==> wip/cedar <==
// Convolution2D
module Convolution2D(clk, rst, en_conv2d, base_result_addr, pix_base_addr, kernel_base_addr,
							in_pix, completed, pix_done, addrA, addrB, out_pix, kernel_weight
							);
clock: 4.81 ns
lec_check: 0
cap_margin: 20
core_margin: 2
core_utilization: 70
cts_cluster_size: 37
setup_slack_margin: -0.37
slew_margin: 20
tns_end_percent: 5
run.sh (not shown) runs the stock make flow with config.mk's settings and CLKGATE_MAP_FILE=.
==> wip/xenon (differences from wip/cedar) <==
CORE_UTILIZATION = 40   (was 70)
CTS_CLUSTER_SIZE = default   (was 37)
PLACE_DENSITY_LB_ADDON = 0.26   (was default)
SETUP_SLACK_MARGIN = default   (was -0.37)
SLEW_MARGIN = 5   (was 20)
TNS_END_PERCENT = default   (was 5)
==> flow/constraint.sdc (replaced) <==
create_clock -name core_clock -period 10.0 [get_ports {clk}]
set_input_delay 2.0000 -clock core_clock [delete_from_list [all_inputs] [get_ports {clk}]]
set_output_delay 2.0000 -clock core_clock [all_outputs]
set_load 0.01 [all_outputs]
==> wip/violet (differences from wip/cedar) <==
CORE_UTILIZATION = 65   (was 70)
CTS_CLUSTER_DIAMETER = 30   (was default)
CTS_CLUSTER_SIZE = 62   (was 37)
PLACE_DENSITY_LB_ADDON = 0.01   (was default)
SETUP_SLACK_MARGIN = 1.32   (was -0.37)
==> flow/constraint.sdc (replaced) <==
create_clock -name core_clock -period 4.42 [get_ports {clk}]
set_input_delay 0.8840 -clock core_clock [delete_from_list [all_inputs] [get_ports {clk}]]
set_output_delay 0.8840 -clock core_clock [all_outputs]
set_load 0.01 [all_outputs]
==> wip/garnet (differences from wip/cedar) <==
CORE_UTILIZATION = 68   (was 70)
SETUP_SLACK_MARGIN = default   (was -0.37)
TNS_END_PERCENT = default   (was 5)
==> flow/constraint.sdc (replaced) <==
create_clock -name core_clock -period 5.99 [get_ports {clk}]
set_input_delay 1.1980 -clock core_clock [delete_from_list [all_inputs] [get_ports {clk}]]
set_output_delay 1.1980 -clock core_clock [all_outputs]
set_load 0.01 [all_outputs]
==> qor summary <==
metric                                                      wip/garnet                wip/xenon             wip/violet              wip/cedar
Mean number of vias per cell                                      6.15                     5.05                   5.55                   5.88
Outcome                                                failed layout checks  complete, no violations        failed layout checks   failed layout checks
Reasons for failing layout checks                 negative setup slack                        -   negative setup slack   negative setup slack
Final RePlAce weighted congestion                                0.909                    0.864                  0.893                  0.924
Final Hold Slack                                              0.448 ns                 0.456 ns               0.454 ns               0.452 ns
Critical Path Max Stage Delay                                  0.60 ns                  0.70 ns                0.58 ns                0.61 ns
FF-to-FF Start                                       P1.calc1.temp[15]        P1.calc1.temp[15]       P1.calc1.temp[9]       P1.calc1.temp[8]
Met1 Use GR                                                      47.9%                    28.3%                  44.0%                  48.9%
Buffers outside the clock class                                    388                      155                    374                    309
Die Span Y                                                      167 um                   217 um                 171 um                 165 um
FP Core Util                                                     69.5%                    40.3%                  65.7%                  71.7%
Critical-path cell with the highest stage delay  sky130_fd_sc_hd__fa_1    sky130_fd_sc_hd__fa_1  sky130_fd_sc_hd__fa_2  sky130_fd_sc_hd__fa_1
Uppermost layer routed                                            met4                     met4                   met5                   met4
Worst setup path startpoint                          kernel_weight[15]        kernel_weight[15]       kernel_weight[9]             in_pix[11]
Number of well taps                                                335                      600                    378                    330
Combinational Area                                         13600 sq um              12900 sq um            13500 sq um            13200 sq um
Insertion Delay late pin                                       0.45 ns                  0.45 ns                0.44 ns                0.43 ns
Finished Layout Cells                                             2628                     2660                   2658                   2544

========
==> v20: inputs <==
==> flow/design.v <==
`timescale 1ns / 1ps
module calculator(rst, clk, en, kernel_weights, in_pix, ack, out_pix, done, write);
	input rst, clk, en, ack;
	input signed [15:0]kernel_weights, in_pix;
	output reg done;
	output reg signed [31:0]out_pix;
	reg signed [31:0]temp;
	reg [4:0]counter;
	output write;
	parameter kernel_size = 3;
	assign write = (counter == (kernel_size*kernel_size)+1);
	always @ (posedge clk) begin
		done <= 0;
		if (rst || en == 0) begin
			counter <= 0;
			temp <= 0;
		end
		else begin
			if (counter < (kernel_size*kernel_size)+2)
				counter <= counter + 1;
			if (counter >= 1 && counter <= (kernel_size*kernel_size))
				temp <= temp + (kernel_weights * in_pix);
			if (counter == (kernel_size*kernel_size)+1) begin
				out_pix <= temp;
				done <= 1;
			end
		end
	end
endmodule
`timescale 1ns / 1ps
module ctrl(clk, en, write, result_addr, base_addrA, base_addrB, addrA, addrB);
	input clk, en, write;
	output reg [13:0]addrA;
	output reg [13:0]addrB;
	input [13:0]base_addrA;
	input [13:0]result_addr;
	input [13:0]base_addrB;
	parameter img_width = 48, kernel_size = 3;
	reg [4:0]count;
	reg [2:0]i;
	always @ (posedge clk)begin
		if(en)begin
			addrA <= addrA + 1;
			addrB <= addrB + 1;
			count <= count + 1;
			if (count >= kernel_size-1) begin
				i <= i+1;
				addrA <= base_addrA + (i+1)*img_width;
				count <= 0;
			end
			if (write)begin
				addrA <= result_addr;
			end
		end
		else begin
			addrA <= base_addrA;
			addrB <= base_addrB;
			count <= 0;
			i <= 0;
		end
	end
endmodule
`timescale 1ns / 1ps
module pixelpointprocessor(rst, en, clk, ack, result_addr, base_addrA, base_addrB, in_pix, kernel_weight, done, addrA, addrB, out_pix);
	input rst, en;
	input clk, ack;
	input [13:0]base_addrA;
	input [13:0]base_addrB;
	input [13:0]result_addr;
	parameter img_width = 48, kernel_size = 3;
	output [13:0] addrA;
	output [13:0] addrB;
	output signed [31:0] out_pix;
	output done;
	wire write;
	input signed [15:0]in_pix, kernel_weight;
	ctrl #(img_width, kernel_size) C1(clk, en, write, result_addr, base_addrA, base_addrB, addrA, addrB);
	calculator #(kernel_size) calc1(rst, clk, en, kernel_weight, in_pix, ack, out_pix, done, write);
endmodule
`timescale 1ns / 1ps
module ctrl_conv2D(rst, en_conv2d, clk, done, base_result_addr, pix_base_addr, kernel_base_addr, pix_addr, kernel_addr, en, ack, result_addr, completed);
	input rst, en_conv2d, clk, done;
	input [13:0]kernel_base_addr;
	input [13:0]pix_base_addr, base_result_addr;
	output reg [13:0]result_addr;
	output reg [13:0]pix_addr;
	output reg [13:0]kernel_addr;
	parameter img_width = 48, kernel_size = 3;
	localparam out_width = img_width - kernel_size + 1;
	output reg en, completed;
	reg busy;
	reg [6:0]col;
	reg [6:0]row;
	output reg ack;
	always @ (posedge clk)begin
		ack <= 0;
		completed <= 0;
		if (rst) begin
			busy <= 0;
			en <= 0;
			pix_addr <= 0;
			kernel_addr <= 0;
			result_addr <= 0;
		end
		else if (!busy) begin
			if (en_conv2d) begin
				busy <= 1;
				pix_addr <= pix_base_addr;
				kernel_addr <= kernel_base_addr;
				result_addr <= base_result_addr;
				col <= 0;
				row <= 0;
			end
		end
		else if (done) begin
			ack <= 1;
			en <= 0;
			result_addr <= result_addr + 1;
			if (col < out_width-1) begin
				col <= col + 1;
				pix_addr <= pix_addr + 1;
			end
			else begin
				col <= 0;
				row <= row + 1;
				pix_addr <= pix_addr + kernel_size;
			end
			if (col == out_width-1 && row == out_width-1) begin
				busy <= 0;
				completed <= 1;
			end
		end
		else if (!en) begin
			en <= 1;
		end
	end
endmodule
`timescale 1ns / 1ps
module Convolution2D(clk, rst, en_conv2d, base_result_addr, pix_base_addr, kernel_base_addr,
							in_pix, completed, pix_done, addrA, addrB, out_pix, kernel_weight
							);
	input signed[15:0]in_pix, kernel_weight;
	input clk, rst, en_conv2d;
	input [13:0]kernel_base_addr;
	input [13:0]pix_base_addr;
	input [13:0]base_result_addr;
	parameter img_width = 48, kernel_size = 3;
	output completed, pix_done;
	output signed[31:0] out_pix;
	output [13:0]addrA, addrB;
	wire en, ack;
	wire [13:0]pix_addr;
	wire [13:0]kernel_addr;
	wire [13:0]result_addr;
	ctrl_conv2D #(img_width, kernel_size) C2(rst, en_conv2d, clk, pix_done, base_result_addr, pix_base_addr, kernel_base_addr, pix_addr, kernel_addr, en, ack, result_addr, completed);	
	pixelpointprocessor #(img_width, kernel_size) P1(rst, en, clk, ack, result_addr, pix_addr, kernel_addr, in_pix, kernel_weight, pix_done, addrA, addrB, out_pix);
endmodule
==> flow/run.sh <==
#!/bin/bash
# the make line also repeats each setting of config.mk as NAME=value (left out here)
make -C /OpenROAD-flow-scripts/flow DESIGN_CONFIG=/design/flow/config.mk WORK_HOME=/design/flow/orfs CLKGATE_MAP_FILE= finish
==> flow/config.mk <==
export PLATFORM = sky130hd
export DESIGN_NAME = Convolution2D
export DESIGN_NICKNAME = Convolution2D
export VERILOG_FILES = /design/flow/design.v
export SDC_FILE = /design/flow/constraint.sdc
export NUM_CORES = 4
export LEC_CHECK = 0
export CAP_MARGIN = 20
export CELL_PAD_IN_SITES_GLOBAL_PLACEMENT = 0
export CORE_MARGIN = 2
export CORE_UTILIZATION = 40
export CTS_CLUSTER_DIAMETER = 154
export CTS_CLUSTER_SIZE = 100
export HOLD_SLACK_MARGIN = -0.08
export SLEW_MARGIN = 20
==> flow/constraint.sdc <==
create_clock -name core_clock -period 10.0 [get_ports {clk}]
set_input_delay 2.0000 -clock core_clock [delete_from_list [all_inputs] [get_ports {clk}]]
set_output_delay 2.0000 -clock core_clock [all_outputs]
set_load 0.01 [all_outputs]
==> v37 (differences from v20) <==
--- a/flow/config.mk
+++ b/flow/config.mk
@@ -8,8 +8,10 @@
 export CAP_MARGIN = 20
 export CELL_PAD_IN_SITES_GLOBAL_PLACEMENT = 0
-export CORE_MARGIN = 2
-export CORE_UTILIZATION = 40
+export CORE_ASPECT_RATIO = 0.5
+export CORE_MARGIN = 7
+export CORE_UTILIZATION = 66
 export CTS_CLUSTER_DIAMETER = 154
 export CTS_CLUSTER_SIZE = 100
-export HOLD_SLACK_MARGIN = -0.08
+export HOLD_SLACK_MARGIN = 0.26
+export SETUP_SLACK_MARGIN = -0.54
 export SLEW_MARGIN = 20
==> v38 (differences from v20) <==
--- a/flow/config.mk
+++ b/flow/config.mk
@@ -8,8 +8,9 @@
 export CAP_MARGIN = 20
 export CELL_PAD_IN_SITES_GLOBAL_PLACEMENT = 0
+export CORE_ASPECT_RATIO = 0.5
 export CORE_MARGIN = 2
-export CORE_UTILIZATION = 40
+export CORE_UTILIZATION = 66
 export CTS_CLUSTER_DIAMETER = 154
 export CTS_CLUSTER_SIZE = 100
-export HOLD_SLACK_MARGIN = -0.08
+export HOLD_SLACK_MARGIN = 0.26
 export SLEW_MARGIN = 20
==> comparison <==
v20 produced a clean layout. v38 went through all stages and came out clean. v37 completed with no timing, DRC or antenna violations. The highest global-route usage belongs to v38, the lowest to v20. Non-clock buffer count: v37 is higher than v38 (1). In critical path depth, v20 and v37 do not differ. Fmax: v20 > v37 > v38. Between v38 and v20, the lower utilization is in v20 (gap 30 points). Clock skew: v37 is lower than v20 (0.0010 ns).
